$ cat config.mk
export PLATFORM = sky130hd
export DESIGN_NAME = dma_ahb_simple
export DESIGN_NICKNAME = dma_ahb_simple
export VERILOG_FILES = /design/flow/design.v
export SDC_FILE = /design/flow/constraint.sdc
export NUM_CORES = 4
export LEC_CHECK = 0
export ABC_AREA = 0
export CAP_MARGIN = 30
export CELL_PAD_IN_SITES_GLOBAL_PLACEMENT = 1
export CORE_ASPECT_RATIO = 1.2
export CORE_MARGIN = 6
export CORE_UTILIZATION = 34
export CTS_CLUSTER_DIAMETER = 42
export CTS_CLUSTER_SIZE = 48
export GPL_ROUTABILITY_DRIVEN = 1
export GPL_TIMING_DRIVEN = 1
export HOLD_SLACK_MARGIN = 0.29
export MAX_ROUTING_LAYER = met4
export PLACE_DENSITY_LB_ADDON = 0.0
export SETUP_SLACK_MARGIN = 0.68
export SLEW_MARGIN = 5
export TNS_END_PERCENT = 60
$ cat constraint.sdc
create_clock -name core_clock -period 3.21 [get_ports {HCLK}]
set_input_delay 0.6420 -clock core_clock [delete_from_list [all_inputs] [get_ports {HCLK}]]
set_output_delay 0.6420 -clock core_clock [all_outputs]
set_load 0.01 [all_outputs]
$ cat design.v
`timescale 1ns/1ns
module dma_ahb_fifo_sync_small
     #(parameter FDW =32,   
                 FAW =4,   
                 FULN=4)   
(
       input   wire           rst  
     , input   wire           clr  
     , input   wire           clk
     , output  wire           wr_rdy
     , input   wire           wr_vld
     , input   wire [FDW-1:0] wr_din
     , input   wire           rd_rdy
     , output  wire           rd_vld
     , output  wire [FDW-1:0] rd_dout
     , output  wire           full
     , output  wire           empty
     , output  wire           fullN   
     , output  wire           emptyN  
     , output  reg  [FAW:0]   rd_cnt  
     , output  wire [FAW:0]   wr_cnt  
);
   localparam FDT = 1<<FAW;
   reg  [FAW:0]   fifo_head;  
   reg  [FAW:0]   fifo_tail;  
   reg  [FAW:0]   next_tail;
   reg  [FAW:0]   next_head;
   wire [FAW-1:0] read_addr = (rd_vld&rd_rdy) ? next_head[FAW-1:0]
                                              : fifo_head[FAW-1:0];
   always @(posedge clk or posedge rst) begin
      if (rst) begin
          fifo_tail <= 0;
          next_tail <= 1;
      end else if (clr) begin
          fifo_tail <= 0;
          next_tail <= 1;
      end else begin
          if (!full && wr_vld) begin
              fifo_tail <= next_tail;
              next_tail <= next_tail + 1;
          end 
      end
   end
   always @(posedge clk or posedge rst) begin
      if (rst) begin
          fifo_head <= 0;
          next_head <= 1;
      end else if (clr) begin
          fifo_head <= 0;
          next_head <= 1;
      end else begin
          if (!empty && rd_rdy) begin
              fifo_head <= next_head;
              next_head <= next_head + 1;
          end
      end
   end
   assign  wr_cnt = FDT-rd_cnt;
   always @(posedge clk or posedge rst) begin
      if (rst) begin
         rd_cnt <= 0;
      end else if (clr) begin
         rd_cnt <= 0;
      end else begin
         if (wr_vld&&!full&&(!rd_rdy||(rd_rdy&&empty))) begin
             rd_cnt <= rd_cnt + 1;
         end else
         if (rd_rdy&&!empty&&(!wr_vld||(wr_vld&&full))) begin
             rd_cnt <= rd_cnt - 1;
         end
      end
   end
   assign rd_vld = ~empty;
   assign wr_rdy = ~full;
   assign empty  = (fifo_head == fifo_tail);
   assign full   = (rd_cnt>=FDT);
   assign fullN  = (rd_cnt>=(FDT-FULN));
   assign emptyN = (rd_cnt<=FULN);
   reg [FDW-1:0] Mem [0:FDT-1];
   assign rd_dout  = Mem[fifo_head[FAW-1:0]];
   always @(posedge clk) begin
       if (!full && wr_vld) begin
           Mem[fifo_tail[FAW-1:0]] <= wr_din;
       end
   end
endmodule
`timescale 1ns/1ns
module dma_ahb_csr #(parameter T_ADDR_WID=8)
(
       input   wire                   RESET_N
     , input   wire                   CLK
     , input   wire [T_ADDR_WID-1:0]  T_ADDR
     , input   wire                   T_WREN
     , input   wire                   T_RDEN
     , input   wire [31:0]            T_WDATA
     , output  reg  [31:0]            T_RDATA
     , output  wire                   IRQ
     , output  wire            DMA_EN
     , output  wire            DMA_GO
     , input   wire            DMA_BUSY
     , input   wire            DMA_DONE
     , output  wire  [31:0]    DMA_SRC
     , output  wire  [31:0]    DMA_DST
     , output  wire  [15:0]    DMA_BNUM  
     , output  wire  [ 4:0]    DMA_BURST  
);
   localparam CSRA_NAME0   = 8'h00,
              CSRA_NAME1   = 8'h04,
              CSRA_NAME2   = 8'h08,
              CSRA_NAME3   = 8'h0C,
              CSRA_COMP0   = 8'h10,
              CSRA_COMP1   = 8'h14,
              CSRA_COMP2   = 8'h18,
              CSRA_COMP3   = 8'h1C,
              CSRA_VERSION = 8'h20,
              CSRA_CONTROL = 8'h30,
              CSRA_NUM     = 8'h40,
              CSRA_SOURCE  = 8'h44,
              CSRA_DEST    = 8'h48;
   wire [31:0] csr_name0   = "DMA "; 
   wire [31:0] csr_name1   = "AHB "; 
   wire [31:0] csr_name2   = "    "; 
   wire [31:0] csr_name3   = "    "; 
   wire [31:0] csr_comp0   = "DYNA"; 
   wire [31:0] csr_comp1   = "LITH"; 
   wire [31:0] csr_comp2   = "    "; 
   wire [31:0] csr_comp3   = "    "; 
   wire [31:0] csr_version = 32'h20140429;
   reg         csr_ctl_en;  
   reg         csr_ctl_ip;  
   reg         csr_ctl_ie;  
   reg         csr_num_go;  
   reg  [ 4:0] csr_num_burst;  
   reg  [15:0] csr_num_byte;  
   reg  [31:0] csr_source;  
   reg  [31:0] csr_dest;  
   always @ (posedge CLK or negedge RESET_N) begin
   if (RESET_N==1'b0) begin
       T_RDATA <= 'h0;
   end else begin
      if (T_RDEN) begin
         case (T_ADDR) 
           CSRA_NAME0   : T_RDATA <= csr_name0  ;
           CSRA_NAME1   : T_RDATA <= csr_name1  ;
           CSRA_NAME2   : T_RDATA <= csr_name2  ;
           CSRA_NAME3   : T_RDATA <= csr_name3  ;
           CSRA_COMP0   : T_RDATA <= csr_comp0  ;
           CSRA_COMP1   : T_RDATA <= csr_comp1  ;
           CSRA_COMP2   : T_RDATA <= csr_comp2  ;
           CSRA_COMP3   : T_RDATA <= csr_comp3  ;
           CSRA_VERSION : T_RDATA <= csr_version;
           CSRA_CONTROL : T_RDATA <= {csr_ctl_en  
                                     ,29'h0       
                                     ,csr_ctl_ip  
                                     ,csr_ctl_ie  
                                     };
           CSRA_NUM     : T_RDATA <= {csr_num_go     
                                     ,DMA_BUSY       
                                     ,DMA_DONE       
                                     ,8'h0          
                                     ,csr_num_burst  
                                     ,csr_num_byte   
                                     };
           CSRA_SOURCE  : T_RDATA <= csr_source;
           CSRA_DEST    : T_RDATA <= csr_dest;
           default: begin
                    T_RDATA <=32'h0;
           end
         endcase
      end else T_RDATA <= 'h0;
   end  
   end  
   always @ (posedge CLK or negedge RESET_N) begin
   if (RESET_N==1'b0) begin
       csr_ctl_en    <= 1'b0;
       csr_num_burst <= 1'b1;
       csr_num_byte  <= 16'h0;
       csr_source    <= 32'h0;
       csr_dest      <= 32'h0;
   end else begin
      if (T_WREN) begin
         case (T_ADDR) 
           CSRA_CONTROL : csr_ctl_en  
                          <= T_WDATA[31];
           CSRA_NUM     : begin
                          csr_num_burst  
                          <= (T_WDATA[20:16]<4) ? 1
                           : (T_WDATA[20:16]<8) ? 4
                           : (T_WDATA[20:16]<16) ? 8
                           : 16;
                          csr_num_byte   
                          <= T_WDATA[15:0];
                          end
           CSRA_SOURCE  : csr_source <= T_WDATA;
           CSRA_DEST    : csr_dest <= T_WDATA;
         endcase
      end
   end  
   end  
   always @ (posedge CLK or negedge RESET_N) begin
   if (RESET_N==1'b0) begin
       csr_num_go <= 1'b0;  
   end else begin
       if (T_WREN&&(T_ADDR==CSRA_NUM)) begin
           csr_num_go  <= csr_ctl_en & T_WDATA[31];
       end else begin
           if (DMA_DONE) csr_num_go <= 1'b0;
       end
   end  
   end  
   always @ (posedge CLK or negedge RESET_N) begin
   if (RESET_N==1'b0) begin
       csr_ctl_ie <= 1'b0;  
       csr_ctl_ip <= 1'b0;  
   end else begin
       if (T_WREN&&(T_ADDR==CSRA_CONTROL)) begin
           csr_ctl_ie            <= T_WDATA[0];
           csr_ctl_ip            <= (T_WDATA[1]==1'b1) ? 1'b0 : csr_ctl_ip;
       end else begin
           if (csr_ctl_ie & DMA_GO & DMA_DONE)
               csr_ctl_ip <= 1'b1;
       end
   end  
   end  
   assign IRQ = csr_ctl_ip;
   assign DMA_EN = csr_ctl_en;
   assign DMA_GO = csr_ctl_en & csr_num_go;
   assign DMA_SRC = csr_source;
   assign DMA_DST = csr_dest;
   assign DMA_BNUM = csr_num_byte;
   assign DMA_BURST = csr_num_burst;
endmodule
`timescale  1ns/1ns
module dma_ahb_csr_ahb
(
       input   wire          HRESETn 
     , input   wire          HCLK
     , input   wire          HSEL
     , input   wire  [31:0]  HADDR
     , input   wire  [ 1:0]  HTRANS
     , input   wire          HWRITE
     , input   wire  [ 2:0]  HSIZE
     , input   wire  [ 2:0]  HBURST
     , input   wire  [31:0]  HWDATA
     , output  reg   [31:0]  HRDATA
     , output  wire  [ 1:0]  HRESP
     , input   wire          HREADYin
     , output  reg           HREADYout
     , output  wire          IRQ
     , output  wire          DMA_EN
     , output  wire          DMA_GO
     , input   wire          DMA_BUSY
     , input   wire          DMA_DONE
     , output  wire  [31:0]  DMA_SRC
     , output  wire  [31:0]  DMA_DST
     , output  wire  [15:0]  DMA_BNUM  
     , output  wire  [ 4:0]  DMA_BURST  
);
   assign HRESP = 2'b00;  
   localparam T_ADDR_WID = 8;
   reg  [T_ADDR_WID-1:0] T_ADDR;
   reg                   T_WREN;
   reg                   T_RDEN;
   reg  [31:0]           T_WDATA;  
   wire [31:0]           T_RDATA;  
   reg  [ 2:0]           T_SIZE;
   reg [2:0] state;
   localparam STH_IDLE   = 3'h0,
              STH_WRITE0 = 3'h1,
              STH_WRITE1 = 3'h2,
              STH_READ0  = 3'h3, 
              STH_READ1  = 3'h4;
   always @ (posedge HCLK or negedge HRESETn) begin
       if (HRESETn==0) begin
           HRDATA    <=  ~'h0;
           HREADYout <=  1'b1;
           T_ADDR    <=   'h0;
           T_WREN    <=  1'b0;
           T_RDEN    <=  1'b0;
           T_WDATA   <=  ~'h0;
           T_SIZE    <=  3'h0;
           state     <= STH_IDLE;
       end else begin  
           case (state)
           STH_IDLE: begin
                T_RDEN    <= 1'b0;
                T_WREN    <= 1'b0;
                if (HSEL && HREADYin) begin
                   case (HTRANS)
                   2'b00, 2'b01: begin  
                          HREADYout <= 1'b1;
                          T_RDEN    <= 1'b0;
                          T_WREN    <= 1'b0;
                          state     <= STH_IDLE;
                    end  
                   2'b10, 2'b11: begin  
                          HREADYout <= 1'b0;
                          T_ADDR    <= HADDR[T_ADDR_WID-1:0];
                          T_SIZE    <= HSIZE;
                          if (HWRITE) begin  
                              state  <= STH_WRITE0;
                          end else begin  
                              T_RDEN <= 1'b1;  
                              state  <= STH_READ0;
                          end
                    end  
                   endcase  
                end else begin 
                    T_WREN    <= 1'b0;
                    T_RDEN    <= 1'b0;
                    HREADYout <= 1'b1;
                end
                end  
           STH_WRITE0: begin
                     T_WREN    <= 1'b1;
                     T_WDATA   <= HWDATA;
                     HREADYout <= 1'b1;
                     state     <= STH_WRITE1;
                end  
           STH_WRITE1: begin
                     T_WREN    <= 1'b0;
                     T_WDATA   <= 32'b0;
                     HREADYout <= 1'b1;
                     state     <= STH_IDLE;
                end  
           STH_READ0: begin
                    T_RDEN    <= 1'b0;
                    state     <= STH_READ1;
                end  
           STH_READ1: begin
                    HREADYout <= 1'b1;
                    HRDATA    <= T_RDATA;
                    state     <= STH_IDLE;
                end  
           endcase  
       end  
   end  
   dma_ahb_csr #(.T_ADDR_WID(T_ADDR_WID))
   u_csr (
       .RESET_N   (HRESETn)
     , .CLK       (HCLK   )
     , .T_ADDR    (T_ADDR )
     , .T_WREN    (T_WREN )
     , .T_RDEN    (T_RDEN )
     , .T_WDATA   (T_WDATA)
     , .T_RDATA   (T_RDATA)
     , .IRQ       (IRQ    )
     , .DMA_EN    (DMA_EN   )
     , .DMA_GO    (DMA_GO   )
     , .DMA_BUSY  (DMA_BUSY )
     , .DMA_DONE  (DMA_DONE )
     , .DMA_SRC   (DMA_SRC  )
     , .DMA_DST   (DMA_DST  )
     , .DMA_BNUM  (DMA_BNUM ) 
     , .DMA_BURST (DMA_BURST) 
   );
endmodule
`timescale 1ns/1ns
module dma_ahb_master
(
       input   wire            HRESETn
     , input   wire            HCLK
     , output  reg             HBUSREQ
     , input   wire            HGRANT
     , output  reg   [31:0]    HADDR
     , output  reg   [ 1:0]    HTRANS
     , output  reg             HWRITE
     , output  reg   [ 2:0]    HSIZE
     , output  reg   [ 2:0]    HBURST
     , output  wire  [ 3:0]    HPROT
     , output  reg   [31:0]    HWDATA
     , input   wire  [31:0]    HRDATA
     , input   wire  [ 1:0]    HRESP
     , input   wire            HREADY
     , input   wire            DMA_EN
     , input   wire            DMA_GO
     , output  reg             DMA_BUSY
     , output  reg             DMA_DONE
     , input   wire  [31:0]    DMA_SRC
     , input   wire  [31:0]    DMA_DST
     , input   wire  [15:0]    DMA_BNUM  
     , input   wire  [ 4:0]    DMA_BURST  
);
   assign HPROT  = 4'b0011;
   reg [31:0] dma_rd_addr;
   reg [15:0] dma_rd_bnum;
   reg [ 4:0] dma_rd_burst;
   reg [31:0] dma_rd_data;
   reg [31:0] dma_wr_addr;
   reg [15:0] dma_wr_bnum;
   reg [ 4:0] dma_wr_burst;
   reg [31:0] dma_wr_data;
   reg        dma_wr_data_vld;
   reg [ 6:0] bnum;  
   reg         fifo_wr_vld;
   wire        fifo_wr_rdy;
   reg  [31:0] fifo_wr_dat;
   wire        fifo_rd_vld;
   reg         fifo_rd_rdy;
   wire [31:0] fifo_rd_dat;
   wire        fifo_empty ;
   wire        fifo_full  ;
   localparam ST_READY    = 'h0
            , ST_START    = 'h1
            , ST_RD_ARB_S = 'h2
            , ST_RD_S0    = 'h3
            , ST_RD_S1    = 'h4
            , ST_WR_ARB_S = 'h5
            , ST_WR_S0    = 'h6
            , ST_WR_S1    = 'h7
            , ST_RD_ARB_B = 'h8
            , ST_RD_B0    = 'h9
            , ST_RD_B1    = 'hA
            , ST_RD_B2    = 'hB
            , ST_WR_ARB_B = 'hC
            , ST_WR_B0    = 'hD
            , ST_CHECK    = 'hE
            , ST_DONE     = 'hF;
   reg [3:0] state;
   always @ (posedge HCLK or negedge HRESETn) begin
   if (HRESETn==1'b0) begin
       HBUSREQ         <=  1'b0;
       HADDR           <=~32'h0;
       HTRANS          <=  2'b0;
       HSIZE           <=  3'b0;
       HBURST          <=  3'b0;
       HWRITE          <=  1'b0;
       HWDATA          <=~32'h0;
       DMA_BUSY        <=  1'b0;
       DMA_DONE        <=  1'b0;
       dma_rd_addr     <=~32'h0;
       dma_rd_bnum     <= 16'h0;  
       dma_rd_burst    <=  5'h0;
       dma_rd_data     <=~32'h0;
       dma_wr_addr     <=~32'h0;
       dma_wr_bnum     <= 16'h0;  
       dma_wr_burst    <=  5'h0;
       dma_wr_data     <=~32'h0;
       dma_wr_data_vld <= 1'b0;
       bnum            <=  6'h0;  
       fifo_wr_vld     <=  1'b0;
       fifo_wr_dat     <= 32'h0;
       fifo_rd_rdy     <=  1'b0;
       state           <= ST_READY;
   end else if (DMA_EN==1'b0) begin
       HBUSREQ         <=  1'b0;
       HADDR           <=~32'h0;
       HTRANS          <=  2'b0;
       HSIZE           <=  3'b0;
       HBURST          <=  3'b0;
       HWRITE          <=  1'b0;
       HWDATA          <=~32'h0;
       DMA_BUSY        <=  1'b0;
       DMA_DONE        <=  1'b0;
       dma_rd_addr     <=~32'h0;
       dma_rd_bnum     <= 16'h0;  
       dma_rd_burst    <=  5'h0;
       dma_rd_data     <=~32'h0;
       dma_wr_addr     <=~32'h0;
       dma_wr_bnum     <= 16'h0;  
       dma_wr_burst    <=  5'h0;
       dma_wr_data     <=~32'h0;
       dma_wr_data_vld <= 1'b0;
       bnum            <=  6'h0;  
       fifo_wr_vld     <=  1'b0;
       fifo_wr_dat     <= 32'h0;
       fifo_rd_rdy     <=  1'b0;
       state           <= ST_READY;
   end else begin
   case (state)
   ST_READY: begin
      if ((DMA_GO==1'b1)&&(DMA_BNUM>0)&&(DMA_BURST>0)) begin
          DMA_BUSY     <= 1'b1;
          DMA_DONE     <= 1'b0;
          dma_rd_addr  <= DMA_SRC;
          dma_rd_bnum  <= DMA_BNUM;
          dma_rd_burst <=  5'h0;
          dma_wr_addr  <= DMA_DST;
          dma_wr_bnum  <= DMA_BNUM;
          dma_wr_burst <=  5'h0;
          bnum         <=  6'h0;
          HBUSREQ      <=  1'b1;  
          state        <= ST_START;
      end
      end  
   ST_START: begin
      HBUSREQ <= 1'b1;
      if ( (DMA_BURST==5'h1)||          
           (dma_rd_addr[1:0]!=2'b00)||  
           (dma_rd_bnum<4)||            
           (dma_rd_bnum<(DMA_BURST<<2))) begin
           bnum  <= (dma_rd_addr[1:0]!=2'b00) ? 1
                  : (dma_rd_bnum<4) ? 1
                  : 4;
           state <= ST_RD_ARB_S;
      end else begin
           bnum  <= 4;
           state <= ST_RD_ARB_B;
      end
      end  
   ST_RD_ARB_S: begin
      if (HGRANT&HREADY) begin
          HBUSREQ <= 1'b0;
          HADDR   <= dma_rd_addr;
          HSIZE   <= (bnum==1'b1) ? 3'b000 : 3'b010;  
          HTRANS  <= 2'b10;   
          HBURST  <= 3'b000;  
          state   <= ST_RD_S0;
      end
      end  
   ST_RD_S0: begin
      if (HREADY==1'b1) begin
          HTRANS  <= 2'b00;  
          state   <= ST_RD_S1;
      end
      end  
   ST_RD_S1: begin
      if (HREADY==1'b1) begin
          dma_rd_addr   <= dma_rd_addr + bnum;
          dma_rd_bnum   <= dma_rd_bnum - bnum;
          dma_rd_data   <= HRDATA;
          HBUSREQ       <= 1'b1;
          state         <= ST_WR_ARB_S;
      end
      end  
   ST_WR_ARB_S: begin
      if (HGRANT&HREADY) begin
          HBUSREQ  <= 1'b0;
          HADDR    <= dma_wr_addr;
          HWRITE   <= 1'b1;
          HSIZE   <= (bnum==1'b1) ? 3'b000 : 3'b010;  
          HTRANS   <= 2'b10;  
          HBURST   <= 3'b000;  
          state    <= ST_WR_S0;
      end
      end  
   ST_WR_S0: begin
      if (HREADY==1'b1) begin
          HTRANS      <= 2'b00;  
          HWRITE      <= 1'b0;
          HWDATA      <= dma_rd_data;
          dma_wr_addr <= dma_wr_addr + bnum;
          dma_wr_bnum <= dma_wr_bnum - bnum;
          state       <= ST_WR_S1;
      end
      end  
   ST_WR_S1: begin
      if (HREADY==1'b1) begin
          state       <= ST_CHECK;
      end
      end  
   ST_RD_ARB_B: begin
      if (HGRANT&HREADY) begin
          HADDR   <= dma_rd_addr;
          HSIZE   <= 3'b010;  
          HTRANS  <= 2'b10;   
          case (DMA_BURST)
           4: HBURST <= 3'b011;  
           8: HBURST <= 3'b101;  
          16: HBURST <= 3'b111;  
          default: HBURST <= 3'b001;  
          endcase
          dma_rd_addr  <= dma_rd_addr + bnum;
          dma_rd_burst <= dma_rd_burst + 1;
          state        <= ST_RD_B0;
      end
      end  
   ST_RD_B0: begin
      if (HREADY==1'b1) begin
          if (dma_rd_burst<DMA_BURST) begin
              HADDR        <= dma_rd_addr;
              HTRANS       <= 2'b11;   
              dma_rd_addr  <= dma_rd_addr + bnum;
              dma_rd_burst <= dma_rd_burst + 1;
          end else begin
              HBUSREQ     <= 1'b0;
              HTRANS      <= 2'b00;   
          end
          state <= ST_RD_B1;
      end
      end  
   ST_RD_B1: begin
      if (HREADY==1'b1) begin
          dma_rd_bnum <= dma_rd_bnum - bnum;
          fifo_wr_vld <= 1'b1;
          fifo_wr_dat <= HRDATA;
          if (dma_rd_burst<DMA_BURST) begin
              HADDR        <= dma_rd_addr;
              HTRANS       <= 2'b11;   
              dma_rd_addr  <= dma_rd_addr + bnum;
              dma_rd_burst <= dma_rd_burst + 1;
          end else begin
              HTRANS      <= 2'b00;   
          end
          if (dma_rd_burst==(DMA_BURST-2)) begin
              HBUSREQ     <= 1'b0;
          end
          if (dma_rd_burst==DMA_BURST) begin
              state   <= ST_RD_B2;
          end
      end else begin
          fifo_wr_vld <= 1'b0;
      end
      end  
   ST_RD_B2: begin
      if (HREADY==1'b1) begin
          dma_rd_bnum <= dma_rd_bnum - bnum;
          fifo_wr_vld <= 1'b1;
          fifo_wr_dat <= HRDATA;
          HBUSREQ <= 1'b1;
          state   <= ST_WR_ARB_B;
      end else begin
          fifo_wr_vld <= 1'b0;
      end
      end  
   ST_WR_ARB_B: begin
      fifo_wr_vld <= 1'b0;
      if (HGRANT&HREADY) begin
          HADDR   <= dma_wr_addr;
          HWRITE  <= 1'b1;
          HSIZE   <= 3'b010;  
          HTRANS  <= 2'b10;   
          case (DMA_BURST)
           4: HBURST <= 3'b011;  
           8: HBURST <= 3'b101;  
          16: HBURST <= 3'b111;  
          default: HBURST <= 3'b001;  
          endcase
          dma_wr_addr  <= dma_wr_addr + bnum;
          dma_wr_burst <= dma_wr_burst + 1;
          fifo_rd_rdy  <= 1'b1;
          state        <= ST_WR_B0;
      end
      end  
   ST_WR_B0: begin
      if (HREADY==1'b1) begin
          HWDATA          <= (dma_wr_data_vld) ? dma_wr_data : fifo_rd_dat;
          dma_wr_data_vld <= 1'b0;
          fifo_rd_rdy     <= 1'b1;
          dma_wr_bnum     <= dma_wr_bnum - bnum;
          if (dma_wr_burst<DMA_BURST) begin
              HADDR        <= dma_wr_addr;
              HTRANS       <= 2'b11;   
              dma_wr_addr  <= dma_wr_addr + bnum;
              dma_wr_burst <= dma_wr_burst + 1;
          end else begin
              HWRITE  <= 1'b0;
              HTRANS  <= 2'b00;   
          end
          if (dma_wr_burst==(DMA_BURST-2)) begin
              HBUSREQ <= 1'b0;
          end 
          if (dma_wr_burst==DMA_BURST) begin
              fifo_rd_rdy <= 1'b0;
              state       <= ST_CHECK;
          end
      end else begin
          fifo_rd_rdy     <= 1'b0;
          dma_wr_data_vld <= 1'b1;
          dma_wr_data     <= (dma_wr_data_vld) ? dma_wr_data : fifo_rd_dat;
      end
      end  
   ST_CHECK: begin
      fifo_rd_rdy <= 1'b0;
      if (HREADY==1'b0) begin
      end else if (dma_rd_bnum>0) begin
         HBUSREQ      <= 1'b1;
         dma_rd_burst <= 5'h0;
         dma_wr_burst <= 5'h0;
         state        <= ST_START;
      end else begin
         DMA_BUSY <= 1'b0;
         DMA_DONE <= 1'b1;
         state    <= ST_DONE;
      end
      end  
   ST_DONE: begin
      if (DMA_GO==1'b0) begin
         DMA_DONE <= 1'b0;
         state    <= ST_READY;
      end
      end  
   endcase
   end  
   end  
   dma_ahb_fifo_sync_small
   u_fifo (
       .rst     (~HRESETn   ) 
     , .clr     (1'b0       ) 
     , .clk     (HCLK       )
     , .wr_rdy  (fifo_wr_rdy)
     , .wr_vld  (fifo_wr_vld)
     , .wr_din  (fifo_wr_dat)
     , .rd_rdy  (fifo_rd_rdy)
     , .rd_vld  (fifo_rd_vld)
     , .rd_dout (fifo_rd_dat)
     , .full    (fifo_full  )
     , .empty   (fifo_empty )
     , .fullN   () 
     , .emptyN  () 
     , .rd_cnt  () 
     , .wr_cnt  () 
   );
endmodule
`timescale 1ns/1ns
module dma_ahb_simple
(
       input   wire          HRESETn
     , input   wire          HCLK
     , input   wire          S_HSEL
     , input   wire  [31:0]  S_HADDR
     , input   wire  [ 1:0]  S_HTRANS
     , input   wire          S_HWRITE
     , input   wire  [ 2:0]  S_HSIZE
     , input   wire  [ 2:0]  S_HBURST
     , input   wire  [31:0]  S_HWDATA
     , output  wire  [31:0]  S_HRDATA
     , output  wire  [ 1:0]  S_HRESP
     , input   wire          S_HREADYin
     , output  wire          S_HREADYout
     , output  wire          IRQ
     , output  wire          M_HBUSREQ
     , input   wire          M_HGRANT
     , output  wire  [31:0]  M_HADDR
     , output  wire  [ 1:0]  M_HTRANS
     , output  wire          M_HWRITE
     , output  wire  [ 2:0]  M_HSIZE
     , output  wire  [ 2:0]  M_HBURST
     , output  wire  [ 3:0]  M_HPROT
     , output  wire  [31:0]  M_HWDATA
     , input   wire  [31:0]  M_HRDATA
     , input   wire  [ 1:0]  M_HRESP
     , input   wire          M_HREADY
);
   wire            DMA_EN   ;  
   wire            DMA_GO   ;
   wire            DMA_BUSY ;
   wire            DMA_DONE ;
   wire  [31:0]    DMA_SRC  ;  
   wire  [31:0]    DMA_DST  ;  
   wire  [15:0]    DMA_BNUM ;  
   wire  [ 4:0]    DMA_BURST;  
   dma_ahb_csr_ahb
   u_csr (
       .HRESETn   (HRESETn    )
     , .HCLK      (HCLK       )
     , .HSEL      (S_HSEL     )
     , .HADDR     (S_HADDR    )
     , .HTRANS    (S_HTRANS   )
     , .HWRITE    (S_HWRITE   )
     , .HSIZE     (S_HSIZE    )
     , .HBURST    (S_HBURST   )
     , .HWDATA    (S_HWDATA   )
     , .HRDATA    (S_HRDATA   )
     , .HRESP     (S_HRESP    )
     , .HREADYin  (S_HREADYin )
     , .HREADYout (S_HREADYout)
     , .IRQ       (IRQ        )
     , .DMA_EN    (DMA_EN     )
     , .DMA_GO    (DMA_GO     )
     , .DMA_BUSY  (DMA_BUSY   )
     , .DMA_DONE  (DMA_DONE   )
     , .DMA_SRC   (DMA_SRC    )
     , .DMA_DST   (DMA_DST    )
     , .DMA_BNUM  (DMA_BNUM   )
     , .DMA_BURST (DMA_BURST  )
   );
   dma_ahb_master
   u_master (
       .HRESETn   (HRESETn    )
     , .HCLK      (HCLK       )
     , .HBUSREQ   (M_HBUSREQ  )
     , .HGRANT    (M_HGRANT   )
     , .HADDR     (M_HADDR    )
     , .HTRANS    (M_HTRANS   )
     , .HWRITE    (M_HWRITE   )
     , .HSIZE     (M_HSIZE    )
     , .HBURST    (M_HBURST   )
     , .HPROT     (M_HPROT    )
     , .HWDATA    (M_HWDATA   )
     , .HRDATA    (M_HRDATA   )
     , .HRESP     (M_HRESP    )
     , .HREADY    (M_HREADY   )
     , .DMA_EN    (DMA_EN     )
     , .DMA_GO    (DMA_GO     )
     , .DMA_BUSY  (DMA_BUSY   )
     , .DMA_DONE  (DMA_DONE   )
     , .DMA_SRC   (DMA_SRC    )
     , .DMA_DST   (DMA_DST    )
     , .DMA_BNUM  (DMA_BNUM   )
     , .DMA_BURST (DMA_BURST  )
   );
endmodule
$ cat run.sh
#!/bin/bash
# the make line also repeats each setting of config.mk as NAME=value (left out here)
make -C /OpenROAD-flow-scripts/flow DESIGN_CONFIG=/design/flow/config.mk WORK_HOME=/design/flow/orfs CLKGATE_MAP_FILE= finish
==> ci_impl_report.md, run 1 <==
## Implementation flow summary

| Metric | Value |
|---|---|
| Layout area overhead | 26.7% |
| Met1 GRT Util | 25.9% |
| Synth unique cells | 85 |
| CP delay by family, top | flip-flops |
| Yosys warnings | 4 |
| Top cells by area | edfxtp_1, dfstp_2, dfrtp_1, mux4_2, mux2i_1 |
| Cell Area, Placed | 48600 sq um |
| Die W | roughly 340 um |
| Tot GR Track Use | a little over a fifth |
| CP startpoint | u_master.HWDATA[13] |
| Clk power | around 17 mW |
| Worst R2R Path Depth | 9 |
| Hold endpoint | u_csr.state[1] |
| Max-cap violations | 0 |
| DP Wirelength | approximately 93000 um |
| Max Clock Freq | 397 MHz |
| Top power group | clock |
| Design area | ~55000 sq um |
| Worst r2r dst | u_master.HWDATA[31] |
| Element type at the critical path end | output port |
| Psw | between 6 and 7 mW |
| GRT Residual Overflow | 0 |
| Sw Ratio | a little over a fifth |
| Top cells by count, synth | edfxtp_1, dfstp_2, dfrtp_1, nor2_1, nand2_1 |
| Buf/Inv on CP | 1 |
| Setup Crit Path Kind | reg -> out |
| WHS Path Cells | 0 |
| Antenna violations before repair | 1 |
| Post-synth ARST share | 49.7% |
| Final hold slack | 0.382 ns |
| Cell Pwr Density | between 500 and 600 nW/um^2 |
| First-pass DRT Iterations | 6 |
| Worst VDD drop | between 0.0003 and 0.0004 V |
| Root Buffer | clkbuf_16 |
| Worst-path clk slew | ~0.05 ns |
| Comb pwr share | ~1% |
| M3 GR Usage | under 10% |
| Die area | roughly 140000 sq um |
| Mapped cell area | between 40000 and 50000 sq um |
| H-tree depth | 4 |
| Number of enable flip-flop cells | ~510 |
| Port buffer count | about 190 |
| Row count | 143 |
| Filler cells | approximately 12000 |
| Number of cells in Yosys stat | about 3200 |
| Slew @ Worst Pin | about 0.8 ns |
| WL final | around 150000 um |
| Reg power frac | 43.6% |
| CP Launch Type | register |
| Init Core Util | approximately a third |
| Clk ins delay skew pair | approximately 0.8 ns |
| Dominant comb cell | multiplexers |
| XORs/XNORs by Area | less than 1% |
| Total negative setup slack | 0 ns |
| Avg Vias per Cell | ~5.4 |
| Tcrit/Tclk final | 78.4% |
| Run status | finished clean |
| Arr. time, crit path | ~1.9 ns |
| Final Max Slew Viols | 0 |
| TritonCTS clock tree | built |
| Max-area cell share | a little over a third |
| P_int | ~25 mW |
| CP max FO | 2 |
| Register area share after synthesis | between 60% and 70% |
| Yosys reg bits | 1018 |
| Worst path max stage delay | ~0.55 ns |
| Commonest flop | edfxtp_1 |
| Final hold viol count | 0 |
| Basic Gates by Area | around 7.6% |
| Crit path depth | 1 |
| R2R setup slack | slightly below 0.7 ns |
| Multiplexer share | between 10% and 20% |
| HP Class | reg -> reg |
| Clock tree sinks | about 1000 |
| Slowest-stage cell, CP | dfstp_2 |
| Post-synth top area cell | edfxtp_1 |
| Die Y | approximately 400 um |
| Pleak | ~19 nW |
| Post-layout min period | ~2.5 ns |
| Clock Skews | roughly 0.034 ns |
| ANT nets after route | 0 |
| Critical-path cell list | clkdlybuf4s50_1 |
| Hold Crit Start | u_csr.state[4] |
| FF-to-FF Start | u_master.u_fifo.fifo_head[0] |
| Vias in the first global route | 30000 |
| CP Capture Point | M_HWDATA[13] |
| Crit path DRT | roughly 2.6 ns |
| Fa+ha+maj area frac | 0.909% |
| Routed vias | approximately 29000 |
| Grt peak-use layer | met2 |
| RSZ-0062 raised after global routing | yes |
| Largest net degree at the start of global routing | 92 |
| Power Sequential | approximately 14 mW |
| Io pins | between 200 and 250 |
| Worst relative slew slack | 46.4% |
| Yosys chip area | approximately 44000 sq um |
| Global-route wire length before repair | 214000 um |
| CORE AREA | 127000 sq um |
| RD Place Congestion | 0.884 |
| Diode count | 0 |
| DRC | 0 |
| Count of final setup violators | 0 |
| Post-Synth AOI/OAI Area | between 10% and 20% |
| Layout Nets | between 3000 and 4000 |
| GR Util met2 | between 30 and 40% |
| Clock power share | around 55% |
| Max clock buf depth | 3 |
| Tool Warnings | ~65 |
| Total CTS buffers | around 150 |
| DR WL/cell | ~28 um |
| Synth Instances | about 3200 |
| Power in combinational cells | 0.315 mW |
| 1st-iter DRT viols | between 2000 and 2500 |
| Cell with the most instances after synthesis | edfxtp_1 |
| Fin util | a little over two fifths |
| Avg Inst Size Synth | ~14 sq um |
-- timing repair --
item	4_1_cts	5_1_grt
endpoints found under the setup margin	233	238
hold endpoints to repair	54	0
cloned	3	8
hold buffers	1	0
pin swaps	13	18
buffers inserted	16	24
gates resized	48	74
-- area by class of cell --
class / count / area (sq um) / share of cell area [%]
Clock inverter: 99 / 1280 / 2.33
Tap cell: 1667 / 2090 / 3.78
Timing Repair Buffer: 418 / 4340 / 7.88
Sequential cell: 1018 / 28400 / 51.5
Multi-Input combinational cell: 1900 / 14800 / 26.9
Clock buffer: 181 / 4110 / 7.45
Inverter: 30 / 121 / 0.220
-- metrics by stage --
| stage | power, mW | cells | setup slack, ns |
|---|---|---|---|
| floorplan | 13.9 | 3167 | 0.350 |
| global placement | 14.2 | 4980 | 0.232 |
| detailed placement | 14.2 | 4981 | 0.208 |
| CTS | 31.7 | 5281 | 0.606 |
| global route | 32.3 | 5313 | 0.604 |
| finish | 31.3 | 5313 | 0.693 |
-- metal layers --
metal	vias to the layer above	share of wire, %
li1	12900	-
met1	15000	41
met2	707	51
met3	243	3.3
met4	0	4.2
met5	-	0
==> inputs of run 2 (changes only) <==
- ABC_AREA: 0 -> 1
- CAP_MARGIN: 30 -> 5
- CELL_PAD_IN_SITES_GLOBAL_PLACEMENT: 1 -> unset
- CORE_ASPECT_RATIO: 1.2 -> unset
- CORE_MARGIN: 6 -> 10
- CORE_UTILIZATION: 34 -> 62
- CTS_CLUSTER_DIAMETER: 42 -> 233
- CTS_CLUSTER_SIZE: 48 -> unset
- GPL_ROUTABILITY_DRIVEN: 1 -> 0
- GPL_TIMING_DRIVEN: 1 -> unset
- HOLD_SLACK_MARGIN: 0.29 -> 0.17
- PLACE_DENSITY_LB_ADDON: 0.0 -> unset
- SETUP_SLACK_MARGIN: 0.68 -> -0.24
- SLEW_MARGIN: 5 -> 20
- TNS_END_PERCENT: 60 -> unset
- clock period: 3.21 -> 2.83 ns (I/O delays scaled with it)
==> ci_impl_report.md, run 2 <==
## Implementation flow summary

| Metric | Value |
|---|---|
| Clock power share | 44.7% (was 55.4%) |
| Clock Skews | 0.0281 ns (was 0.0340 ns) |
| Worst relative slew slack | 37.5% (was 46.4%) |
| ANT nets after route | 0 (unchanged) |
| Final Max Slew Viols | 0 (unchanged) |
| Global-route wire length before repair | 208000 um (was 214000 um) |
| CP Launch Type | register (unchanged) |
| HP Class | reg -> reg (unchanged) |
| Clk ins delay skew pair | 0.68 ns (was 0.78 ns) |
| Commonest flop | edfxtp_1 (unchanged) |
| Tot GR Track Use | 31.7% (was 21.6%) |
| Clk power | 13.6 mW (was 17.3 mW) |
| P_int | 23.8 mW (was 24.5 mW) |
| Crit path depth | 10 (was 1) |
| Count of final setup violators | 0 (unchanged) |
| Synth Instances | 5375 (was 3161) |
| Routed vias | 37300 (was 28800) |
| Max-area cell share | 32.5% (was 35.3%) |
| Most used cell, CP | nand2_1 |
| R2R setup slack | 0.27 ns (was 0.69 ns) |
| Comb pwr share | 3.4% (was 1.0%) |
| Slowest-stage cell, CP | buf_4 (was dfstp_2) |
| Top cells by area | edfxtp_1, dfstp_2, nand2_1, dfrtp_1, nand3_1 (was edfxtp_1, dfstp_2, dfrtp_1, mux4_2, mux2i_1) |
| H-tree depth | 3 (was 4) |
| Post-layout min period | 2.56 ns |
| GRT Residual Overflow | 0 (unchanged) |
| Final hold viol count | 0 (unchanged) |
| DRC | 0 (unchanged) |
| Post-Synth AOI/OAI Area | 7.48% (was 10.8%) |
| Element type at the critical path end | register (was output port) |
| Fa+ha+maj area frac | 0.835% (was 0.909%) |
| Basic Gates by Area | 22.9% (was 7.64%) |
| Antenna violations before repair | 1 (unchanged) |
| Hold Crit Start | u_csr.state[4] (unchanged) |
| Slew @ Worst Pin | 0.937 ns (was 0.798 ns) |
| Root Buffer | clkbuf_16 (unchanged) |
| Worst r2r dst | u_master.HWDATA[18] (was u_master.HWDATA[31]) |
| Power Sequential | 15.8 mW (was 13.6 mW) |
| Critical-path cell list | buf_4 -> clkinv_1 -> buf_12 -> nand3_1 -> nand3_1 -> nand2_1 -> nand2_1 -> nand2_1 -> nand2_1 -> a21oi_1 (was clkdlybuf4s50_1) |
| Worst-path clk slew | 0.06 ns (was 0.05 ns) |
| Power in combinational cells | 1.03 mW (was 0.315 mW) |
| Worst path max stage delay | 0.64 ns (was 0.55 ns) |
| Init Core Util | 62.5% (was 34.3%) |
| Fin util | 71.5% (was 43.5%) |
| 1st-iter DRT viols | 3649 (was 2085) |
| CORE AREA | 75800 sq um (was 127000 sq um) |
| WL final | 135000 um (was 148000 um) |
| Met2 wire length | 64900 um (was 75800 um) |
| Number of cells in Yosys stat | 5375 (was 3161) |
| TritonCTS clock tree | built (unchanged) |
| Worst R2R Path Depth | 10 (was 9) |
| Psw | 6.72 mW (was 6.74 mW) |
| Vias in the first global route | 36000 (was 30000) |
| Post-synth top area cell | edfxtp_1 (unchanged) |
| CP delay by family, top | buffers and inverters (was flip-flops) |
| Total negative setup slack | 0 ns (unchanged) |
| Layout area overhead | 14.5% (was 26.7%) |
| CP Capture Point | u_master.HWDATA[18] (was M_HWDATA[13]) |
| FF-to-FF Start | u_master.u_fifo.fifo_head[3] (was u_master.u_fifo.fifo_head[0]) |
| Max Clock Freq | 390 MHz |
| Sw Ratio | 22.0% (was 21.6%) |
| Post-synth ARST share | 49.7% (unchanged) |
| Clock tree sinks | 1018 (unchanged) |
| Io pins | 227 (unchanged) |
| CP startpoint | u_master.u_fifo.fifo_head[3] (was u_master.HWDATA[13]) |
| Row count | 101 (was 143) |
| Number of enable flip-flop cells | 512 (unchanged) |
| Buf/Inv on CP | 3 (was 1) |
| Highest routed metal layer | met4 (unchanged) |
| Top power group | registers (was clock) |
| Yosys reg bits | 1018 (unchanged) |
| Avg Inst Size Synth | 8.81 sq um (was 13.8 sq um) |
| Crit path DRT | 3.42 ns (was 2.57 ns) |
| Worst VDD drop | 0.000515 V (was 0.000370 V) |
| Post-cts sizing count | 0 (was 48) |
| Port buffer count | 185 (unchanged) |
| DP Wirelength | 86700 um (was 93400 um) |
| RSZ-0062 raised after global routing | no (was yes) |
| Run status | finished clean (unchanged) |
| Mapped cell area | 47400 sq um (was 43500 sq um) |
| Register area share after synthesis | 59.9% (was 65.2%) |
| Tool Warnings | 69 (was 65) |
| First-pass DRT Iterations | 8 (was 6) |
| Finished Layout Cells | 6598 (was 5313) |
| Met3 Wirelength | 10700 um (was 4890 um) |
| Avg Vias per Cell | 5.66 (was 5.43) |
| CP max FO | 44 (was 2) |
| Die Y | 296 um (was 404 um) |
| Cell Pwr Density | 562 nW/um^2 (was 567 nW/um^2) |
| Metal-1 WL | 53200 um (was 60800 um) |
| Hold endpoint | u_csr.state[1] (unchanged) |
| Yosys warnings | 4 (unchanged) |
| Layout Nets | 5672 (was 3662) |
| Multiplexer share | 0.0713% (was 12.5%) |
| Dominant comb cell | simple AND/OR/NAND/NOR gates (was multiplexers) |
| Die area | 87800 sq um (was 137000 sq um) |
| DR WL/cell | 20.5 um (was 27.8 um) |
| XORs/XNORs by Area | 0.721% (was 0.564%) |
| WHS Path Cells | 0 (unchanged) |
| Tcrit/Tclk final | 90.6% (was 78.4%) |
| Max clock buf depth | 3 (unchanged) |
| Synth unique cells | 52 (was 85) |
| Total CTS buffers | 103 (was 150) |
| Top cells by count, synth | nand2_1, inv_1, nand3_1, edfxtp_1, o21ai_0 (was edfxtp_1, dfstp_2, dfrtp_1, nor2_1, nand2_1) |
| Die W | 296 um (was 339 um) |
| Cell with the most instances after synthesis | nand2_1 (was edfxtp_1) |
| Placed cell count | 6400 (was 4981) |
| Setup Crit Path Kind | reg -> reg (was reg -> out) |
| Largest net degree at the start of global routing | 130 (was 92) |
| Reg power frac | 51.9% (was 43.6%) |
| Pleak | 25.7 nW (was 18.5 nW) |
| Arr. time, crit path | 3.15 ns (was 1.87 ns) |
| Yosys chip area | 47400 sq um (was 43500 sq um) |
| Max-cap violations | 0 (unchanged) |
[run 2: stage by stage]
stage | setup slack (ns) | instance area, sq um | hold slack [ns] | total power, mW
CTS | 0.265 | 54200 | 0.369 | 30.6
global placement | 0.314 | 50800 | 0.352 | 17.1
global route | 0.0668 | 54200 | 0.395 | 31.3
floorplan | 0.293 | 47400 | 0.270 | 16.6
finish | 0.266 | 54200 | 0.370 | 30.5
detailed placement | 0.281 | 50800 | 0.356 | 17.1
[run 2: layout make-up]
cell class	count	area (sq um)
well taps	978	1220
fillers	5755	21600
diodes	1	2.50
flip-flops and latches	1018	28400
clock buffers	148	2900
clock inverters	48	487
repair buffers	301	3210
multi-input cells	3392	15300
inverters	712	2680
[run 2: timing repair]
item / CTS / global route
hold buffers: 1 / 0
setup buffers: 0 / 0
endpoints found under the hold margin: 46 / 0
[run 2: layer usage]
| layer | vias to the layer above | GRT usage [%] |
|---|---|---|
| met5 | - | - |
| met4 | 0 | 14.3 |
| met1 | 17700 | 39.1 |
| li1 | 17600 | - |
| met3 | 329 | 5.40 |
| met2 | 1644 | 51.2 |
==> inputs of run 3 (changes only) <==
- ABC_AREA: 1 -> unset
- CAP_MARGIN: 5 -> 20
- CORE_MARGIN: 10 -> 2
- CORE_UTILIZATION: 62 -> 72
- CTS_CLUSTER_DIAMETER: 233 -> 318
- CTS_CLUSTER_SIZE: unset -> 16
- GPL_ROUTABILITY_DRIVEN: 0 -> unset
- HOLD_SLACK_MARGIN: 0.17 -> unset
- MAX_ROUTING_LAYER: met4 -> unset
- SETUP_SLACK_MARGIN: -0.24 -> 0.82
- clock period: 2.83 -> 3.07 ns (I/O delays scaled with it)
==> ci_impl_report.md, run 3 <==
## Implementation flow summary

| Metric | Value |
|---|---|
| Finished Layout Cells | 4379 (was 6598) |
| Total CTS buffers | 73 (was 103) |
| Clk ins delay skew pair | 0.76 ns (was 0.68 ns) |
| R2R setup slack | -0.47 ns (was 0.27 ns) |
| Die Y | 250 um (was 296 um) |
| Crit path DRT | 3.73 ns (was 3.42 ns) |
| Fin util | 90.8% (was 71.5%) |
| Row count | 90 (was 101) |
| CP Launch Type | register (unchanged) |
| Clock Skews | 0.0655 ns (was 0.0281 ns) |
| Count of final setup violators | 2 (was 0) |
| Die area | 62400 sq um (was 87800 sq um) |
| CORE AREA | 60000 sq um (was 75800 sq um) |
| Element type at the critical path end | register (unchanged) |
| Buf/Inv on CP | 2 (was 3) |
| Final hold slack | 0.448 ns (was 0.370 ns) |
| Hold endpoint | u_csr.state[1] (unchanged) |
| Arr. time, crit path | 4.21 ns (was 3.15 ns) |
| CP max FO | 11 (was 44) |
| Top cells by area | edfxtp_1, dfstp_2, dfrtp_1, mux4_2, mux2i_1 (was edfxtp_1, dfstp_2, nand2_1, dfrtp_1, nand3_1) |
| CP Capture Point | u_master.HWDATA[0] (was u_master.HWDATA[18]) |
| Run status | failed layout checks (was finished clean) |
| Power, Total | 24.8 mW (was 30.5 mW) |
| HP Class | reg -> reg (unchanged) |
| H-tree depth | 3 (unchanged) |
| Worst VDD drop | 0.000689 V (was 0.000515 V) |
| Clk power | 10.2 mW (was 13.6 mW) |
| 1st-iter DRT viols | 9439 (was 3649) |
| Post-Synth AOI/OAI Area | 10.8% (was 7.48%) |
| Number of cells in Yosys stat | 3161 (was 5375) |
| Layout area overhead | 25.3% (was 14.5%) |
| Filler cells | 1849 (was 5755) |
| Max clock buf depth | 3 (unchanged) |
| Clock tree sinks | 1018 (unchanged) |
| Init Core Util | 72.5% (was 62.5%) |
| Vias in the first global route | 33900 (was 36000) |
| Avg Vias per Cell | 8.74 (was 5.66) |
| Antenna violations before repair | 14 (was 1) |
| Basic Gates by Area | 7.64% (was 22.9%) |
| GRT Residual Overflow | 0 (unchanged) |
| Top power group | registers (unchanged) |
| Power Sequential | 14.2 mW (was 15.8 mW) |
| WHS Path Cells | 0 (unchanged) |
| Setup Crit Path Kind | reg -> reg (unchanged) |
| Yosys reg bits | 1018 (unchanged) |
| Post-layout min period | 3.54 ns (was 2.56 ns) |
| Cell Area, Placed | 47300 sq um (was 50800 sq um) |
| DR WL/cell | 44.2 um (was 20.5 um) |
| Dominant comb cell | multiplexers (was simple AND/OR/NAND/NOR gates) |
| CP startpoint | u_master.u_fifo.fifo_head[1] (was u_master.u_fifo.fifo_head[3]) |
| Layout Nets | 3669 (was 5672) |
| Hold Crit Start | u_csr.state[4] (unchanged) |
| Psw | 5.85 mW (was 6.72 mW) |
| WL final | 194000 um (was 135000 um) |
| Port buffer count | 185 (unchanged) |
| Violated checks | capacitance limit, slew limit, setup timing |
| Slew @ Worst Pin | 1.66 ns (was 0.937 ns) |
| Yosys chip area | 43500 sq um (was 47400 sq um) |
| DP Worst Slack | 0.117 ns (was 0.281 ns) |
| Routed vias | 38300 (was 37300) |
| Final Max Slew Viols | 2 (was 0) |
| Power in combinational cells | 0.341 mW (was 1.03 mW) |
| ANT nets after route | 0 (unchanged) |
| Placed cell count | 4052 (was 6400) |
| Comb pwr share | 1.4% (was 3.4%) |
| TritonCTS clock tree | built (unchanged) |
| Critical-path cell list | buf_16 -> buf_16 -> mux2i_1 -> a21oi_2 -> a32o_2 -> a221oi_4 -> a211oi_2 -> a211o_1 (was buf_4 -> clkinv_1 -> buf_12 -> nand3_1 -> nand3_1 -> nand2_1 -> nand2_1 -> nand2_1 -> nand2_1 -> a21oi_1) |
| Largest net degree at the start of global routing | 69 (was 130) |
| RSZ-0062 raised after global routing | yes (was no) |
| Slowest-stage cell, CP | mux2i_1 (was buf_4) |
| Cell with the most instances after synthesis | edfxtp_1 (was nand2_1) |
| Max-area cell share | 35.3% (was 32.5%) |
| Commonest flop | edfxtp_1 (unchanged) |
| Sw Ratio | 23.6% (was 22.0%) |
| Avg Inst Size Synth | 13.8 sq um (was 8.81 sq um) |
| Pleak | 18.3 nW (was 25.7 nW) |
| Top cells by count, synth | edfxtp_1, dfstp_2, dfrtp_1, nor2_1, nand2_1 (was nand2_1, inv_1, nand3_1, edfxtp_1, o21ai_0) |
| Post-synth top area cell | edfxtp_1 (unchanged) |
| Reg power frac | 57.4% (was 51.9%) |
| First-pass DRT Iterations | 15 (was 8) |
| DP Wirelength | 77200 um (was 86700 um) |
| Global-route wire length before repair | 225000 um (was 208000 um) |
| Synth unique cells | 85 (was 52) |
| CP delay by family, top | multiplexers (was buffers and inverters) |
| Worst R2R Path Depth | 8 (was 10) |
| Max-cap violations | 1 (was 0) |
| Tcrit/Tclk final | 115% (was 90.6%) |
| Yosys warnings | 4 (unchanged) |
| Max Clock Freq | 282 MHz (was 390 MHz) |
| Io pins | 227 (unchanged) |
| FF-to-FF Start | u_master.u_fifo.fifo_head[1] (was u_master.u_fifo.fifo_head[3]) |
| Tot GR Track Use | 49.9% (was 31.7%) |
| Root Buffer | clkbuf_16 (unchanged) |
| Tool Warnings | 68 (was 69) |
| Final hold viol count | 0 (unchanged) |
| P_int | 19.0 mW (was 23.8 mW) |
| Total negative setup slack | -0.824 ns (was 0 ns) |
| Final worst setup slack | -0.474 ns (was 0.266 ns) |
| Register area share after synthesis | 65.2% (was 59.9%) |
| Most used cell, CP | buf_16 (was nand2_1) |
| Crit path depth | 8 (was 10) |
| Cell Pwr Density | 455 nW/um^2 (was 562 nW/um^2) |
| Die W | 250 um (was 296 um) |
| Number of enable flip-flop cells | 512 (unchanged) |
| Worst relative slew slack | -14.2% (was 37.5%) |
| Fa+ha+maj area frac | 0.909% (was 0.835%) |
| Worst path max stage delay | 1.32 ns (was 0.64 ns) |
| Clock power share | 41.3% (was 44.7%) |
| RD Place Congestion | about 0.96 |
| Design area | 54500 sq um (was 54200 sq um) |
| Mapped cell area | 43500 sq um (was 47400 sq um) |
| Worst r2r dst | u_master.HWDATA[0] (was u_master.HWDATA[18]) |
| DRC | 0 (unchanged) |
| XORs/XNORs by Area | 0.564% (was 0.721%) |
| Multiplexer share | 12.5% (was 0.0713%) |
| Worst-path clk slew | 0.09 ns (was 0.06 ns) |
| Post-synth ARST share | 49.7% (unchanged) |
| Synth Instances | 3161 (was 5375) |
[run 3: repair_timing]
| action | in CTS | in global routing |
|---|---|---|
| endpoints found under the setup margin | 408 | 417 |
| pin swaps | 81 | 91 |
| hold endpoints to repair | 21 | 0 |
| gates cloned | 20 | 9 |
| gates resized | 439 | 377 |
| hold buffers | 1 | 0 |
| setup buffers | 91 | 59 |
[run 3: layout make-up]
type	instances	area (sq um)	share of cell area [%]
inverters	30	124	0.227
multi-input cells	1899	17200	31.6
well taps	782	978	1.79
clock buffers	124	2020	3.70
clock inverters	8	168	0.307
diodes	15	37.5	0.0688
flip-flops and latches	1018	28400	52.1
repair buffers	503	5590	10.3
[run 3: metal layers]
layer | track usage, % | vias up | wire, um
met5 | 0 | - | 309
met4 | 41.7 | 13 | 28400
met3 | 13.6 | 2304 | 33800
met2 | 77.2 | 5636 | 79100
met1 | 58.7 | 17600 | 52100
li1 | - | 12800 | -
==> inputs of run 4 (changes only) <==
- CORE_UTILIZATION: 72 -> 70
- CTS_CLUSTER_DIAMETER: 318 -> unset
- CTS_CLUSTER_SIZE: 16 -> unset
- SETUP_SLACK_MARGIN: 0.82 -> -0.18
- clock period: 3.07 -> 1.88 ns (I/O delays scaled with it)
==> ci_impl_report.md, run 4 <==
### Yosys + OpenROAD results

| Metric | Value |
|---|---|
| Run status | stopped before the end (was failed layout checks) |
| Stopped at | 5_1_grt |
| First Err | [ERROR GRT-0232] Routing congestion too high. Check the congestion heatmap in the GUI. |
| Post-synth top area cell | edfxtp_1 (unchanged) |
| XORs/XNORs by Area | 0.564% (unchanged) |
| Io pins | 227 (unchanged) |
| Synth unique cells | 85 (unchanged) |
| Basic Gates by Area | 7.64% (unchanged) |
| Clock tree sinks | 1018 (unchanged) |
| Row count | 91 (was 90) |
| Port buffer count | 185 (unchanged) |
| Init Core Util | 70.6% (was 72.5%) |
| DP Wirelength | 90400 um (was 77200 um) |
| Max clock buf depth | 3 (unchanged) |
| Root Buffer | clkbuf_16 (unchanged) |
| Top cells by count, synth | edfxtp_1, dfstp_2, dfrtp_1, nor2_1, nand2_1 (unchanged) |
| GRT Residual Overflow | approximately 5400 |
| Commonest flop | edfxtp_1 (unchanged) |
| H-tree depth | 3 (unchanged) |
| Dominant comb cell | multiplexers (unchanged) |
| Synth Instances | 3161 (unchanged) |
| Placed cell count | 4467 (was 4052) |
| CORE AREA | 61600 sq um (was 60000 sq um) |
| Die Y | 253 um (was 250 um) |
| Total CTS buffers | 98 (was 73) |
| Max-area cell share | 35.3% (unchanged) |
| Die area | 64200 sq um (was 62400 sq um) |
| RD Place Congestion | 0.998 (was 0.955) |
| Avg Inst Size Synth | 13.8 sq um (unchanged) |
| Yosys chip area | 43500 sq um (unchanged) |
| Register area share after synthesis | 65.2% (unchanged) |
| Number of cells in Yosys stat | 3161 (unchanged) |
| Post-synth ARST share | 49.7% (unchanged) |
| Die W | 253 um (was 250 um) |
| Multiplexer share | 12.5% (unchanged) |
| Mapped cell area | 43500 sq um (unchanged) |
| Fa+ha+maj area frac | 0.909% (unchanged) |
| Top cells by area | edfxtp_1, dfstp_2, dfrtp_1, mux4_2, mux2i_1 (unchanged) |
| Number of enable flip-flop cells | 512 (unchanged) |
| Tot GR Track Use | 106% |
| Yosys reg bits | 1018 (unchanged) |
| Cell with the most instances after synthesis | edfxtp_1 (unchanged) |
| Yosys warnings | 4 (unchanged) |
| Post-Synth AOI/OAI Area | 10.8% (unchanged) |
==> run 4: metrics by stage <==
step                      instance area, sq um  hold slack, ns  worst slack (ns)  utilization [%]
after CTS                                57700           0.236            -0.671             93.7
after global placement                   50800           0.365            -0.602             82.5
after floorplan                          44400          0.0804            -0.693                -
after detailed placement                 50800           0.366            -0.654             82.5
==> run 4: repair_timing <==
item                                    in CTS
setup buffers                               87
endpoints found under the setup margin     338
gates resized                              614
hold buffers                                 1
cloned                                      25
endpoints found under the hold margin      113
pin swaps                                  141
==> run 4: routing by layer <==
| metal | GRT overflow | GRT usage, % |
|---|---|---|
| met1 | 309 | 96.7 |
| met2 | 3472 | 126 |
| met3 | 305 | 90.4 |
| met4 | 1270 | 117 |
| met5 | 45 | 79.7 |
==> inputs of run 5 (changes only) <==
- ABC_AREA: unset -> 1
- CAP_MARGIN: 20 -> 40
- CELL_PAD_IN_SITES_GLOBAL_PLACEMENT: unset -> 3
- CORE_UTILIZATION: 70 -> 34
- GPL_ROUTABILITY_DRIVEN: unset -> 1
- GPL_TIMING_DRIVEN: unset -> 1
- PLACE_DENSITY: unset -> 0.78
- SETUP_SLACK_MARGIN: -0.18 -> unset
- clock period: 1.88 -> 5.76 ns (I/O delays scaled with it)
==> ci_impl_report.md, run 5 <==
## Implementation flow summary

| Metric | Value |
|---|---|
| Die Y | 377 um (was 253 um) |
| Filler cells | between 10000 and 15000 |
| Sw Ratio | a little under a quarter |
| Number of cells in Yosys stat | 5375 (was 3161) |
| Slew @ Worst Pin | between 1 and 1.5 ns |
| Worst-path clk slew | approximately 0.06 ns |
| Commonest flop | edfxtp_1 (unchanged) |
| ANT nets after route | 0 |
| Reg power frac | around half |
| Hold-fix buffers, CTS | 0 (was 1) |
| Most used cell, CP | nand2_1 |
| Worst r2r dst | u_master.u_fifo.rd_cnt[4] |
| P_int | between 10 and 15 mW |
| Yosys chip area | 47400 sq um (was 43500 sq um) |
| Top cells by count, synth | nand2_1, inv_1, nand3_1, edfxtp_1, o21ai_0 (was edfxtp_1, dfstp_2, dfrtp_1, nor2_1, nand2_1) |
| Init Core Util | 34.4% (was 70.6%) |
| Run status | finished clean (was stopped before the end) |
| Yosys reg bits | 1018 (unchanged) |
| DRC | 0 |
| Finished Layout Cells | between 7000 and 8000 |
| Arr. time, crit path | between 3 and 4 ns |
| Basic Gates by Area | 22.9% (was 7.64%) |
| Clock Skews | roughly 0.027 ns |
| Register area share after synthesis | 59.9% (was 65.2%) |
| TritonCTS clock tree | built |
| Worst VDD drop | 0.000236 V |
| Die W | 377 um (was 253 um) |
| CP delay by family, top | simple AND/OR/NAND/NOR gates |
| CP Capture Point | u_master.u_fifo.rd_cnt[4] |
| CP max FO | 31 |
| Io pins | 227 (unchanged) |
| Max clock buf depth | 3 (unchanged) |
| Routed vias | about 36000 |
| R2R setup slack | ~2.4 ns |
| Number of enable flip-flop cells | 512 (unchanged) |
| Row count | 136 (was 91) |
| Slowest-stage cell, CP | dfrtp_4 |
| Port buffer count | 185 (unchanged) |
| Max Clock Freq | 298 MHz |
| Max-area cell share | 32.5% (was 35.3%) |
| HP Class | in -> async |
| Post-Synth AOI/OAI Area | 7.48% (was 10.8%) |
| Root Buffer | clkbuf_16 (unchanged) |
| DR WL/cell | roughly 22 um |
| Worst R2R Path Depth | 15 |
| Count of final setup violators | 0 |
| Total negative setup slack | 0 ns |
| Worst relative slew slack | roughly a quarter |
| Synth Instances | 5375 (was 3161) |
| Crit path DRT | around 6.4 ns |
| Layout Nets | approximately 5700 |
| Yosys warnings | 4 (unchanged) |
| Total CTS buffers | 117 (was 98) |
| Pleak | ~26 nW |
| Vias in the first global route | 35600 |
| Crit path depth | 15 |
| Tool Warnings | 80 |
| Placed cell count | 7178 (was 4467) |
| Avg Vias per Cell | slightly below 5 |
| Top cells by area | edfxtp_1, dfstp_2, nand2_1, dfrtp_1, nand3_1 (was edfxtp_1, dfstp_2, dfrtp_1, mux4_2, mux2i_1) |
| Clock tree sinks | 1018 (unchanged) |
| Tot GR Track Use | between 20% and 30% |
| WL final | 164000 um |
| Setup Crit Path Kind | reg -> reg |
| XORs/XNORs by Area | 0.721% (was 0.564%) |
| Top power group | registers |
| Final Max Slew Viols | 0 |
| Mapped cell area | 47400 sq um (was 43500 sq um) |
| First-pass DRT Iterations | 5 |
| Comb pwr share | 3.3% |
| RD Place Congestion | 0.821 (was 0.998) |
| DP Wirelength | 106000 um (was 90400 um) |
| Fa+ha+maj area frac | 0.835% (was 0.909%) |
| Largest net degree at the start of global routing | approximately 150 |
| Clk ins delay skew pair | ~0.74 ns |
| Post-synth ARST share | 49.7% (unchanged) |
| GRT Residual Overflow | 0 |
| CORE AREA | 138000 sq um (was 61600 sq um) |
| Multiplexer share | 0.0713% (was 12.5%) |
| Dominant comb cell | simple AND/OR/NAND/NOR gates (was multiplexers) |
| Max-cap violations | 0 |
| Worst path max stage delay | approximately 0.66 ns |
| Critical-path cell list | inv_4 -> nor2_1 -> nor3_1 -> nand3_1 -> nand2_1 -> ha_1 -> inv_1 -> ha_1 -> nand2_1 -> nor2_1 -> a211oi_1 -> nand2_1 -> nand2_1 -> nor2_1 -> xor2_1 |
| Clock power share | 47.9% |
| Cell with the most instances after synthesis | nand2_1 (was edfxtp_1) |
| H-tree depth | 3 (unchanged) |
| 1st-iter DRT viols | between 2000 and 3000 |
| Power in combinational cells | 0.526 mW |
| Global-route wire length before repair | around 240000 um |
| Cell Pwr Density | approximately 290 nW/um^2 |
| Layout area overhead | 17.1% |
| Synth unique cells | 52 (was 85) |
| Final hold viol count | 0 |
| Element type at the critical path end | register |
| Psw | 3.60 mW |
| Clk power | approximately 7.6 mW |
| Setup Fix Bufs, Post-CTS | 0 (was 87) |
| Avg Inst Size Synth | 8.81 sq um (was 13.8 sq um) |
| CP startpoint | u_master.u_fifo.fifo_head[1] |
| FF-to-FF Start | u_master.u_fifo.fifo_head[1] |
| RSZ-0062 raised after global routing | no |
| Tcrit/Tclk final | roughly three fifths |
| Post-synth top area cell | edfxtp_1 (unchanged) |
| Die area | 142000 sq um (was 64200 sq um) |
| CP Launch Type | register |
| Buf/Inv on CP | 2 |
| Power Sequential | 7.78 mW |
| Antenna violations before repair | 4 |
| Post-cts sizing count | 0 (was 614) |
| Post-layout min period | approximately 3.4 ns |
==> run 5: final cells by class <==
| type | instances | area [sq um] | area share, % |
|---|---|---|---|
| sequential | 1018 | 28400 | 51.2 |
| antenna | 4 | 10.0 | 0.0181 |
| clock inverter | 48 | 488 | 0.880 |
| multi-input combinational | 3392 | 15400 | 27.7 |
| tap | 1794 | 2240 | 4.05 |
| timing repair buffer | 265 | 2820 | 5.08 |
| inverter | 712 | 2680 | 4.84 |
| clock buffer | 173 | 3450 | 6.22 |
==> run 5: routing by layer <==
metal	track usage (%)	share of wire, %	routed length [um]
met1	30.4	44	72800
met2	39.6	49	80300
met3	3.20	4.1	6790
met4	6.38	2.4	3870
met5	0	0.0079	13
==> run 5: through the flow <==
step | util [%] | cell area, sq um | hold WS, ns | total power [mW] | setup WS, ns
3_3_place_gp | 37.1 | 51100 | 0.353 | 8.45 | 2.08
6_report | 40.2 | 55400 | 0.367 | 15.9 | 2.40
3_5_place_dp | 37.3 | 51400 | 0.359 | 8.45 | 2.13
5_1_grt | 40.2 | 55400 | 0.371 | 16.5 | 1.94
2_1_floorplan | - | 47400 | 0.346 | 8.14 | 3.22
4_1_cts | 40.2 | 55300 | 0.371 | 16.1 | 2.31
Power is estimated from default activity; no workload was simulated.
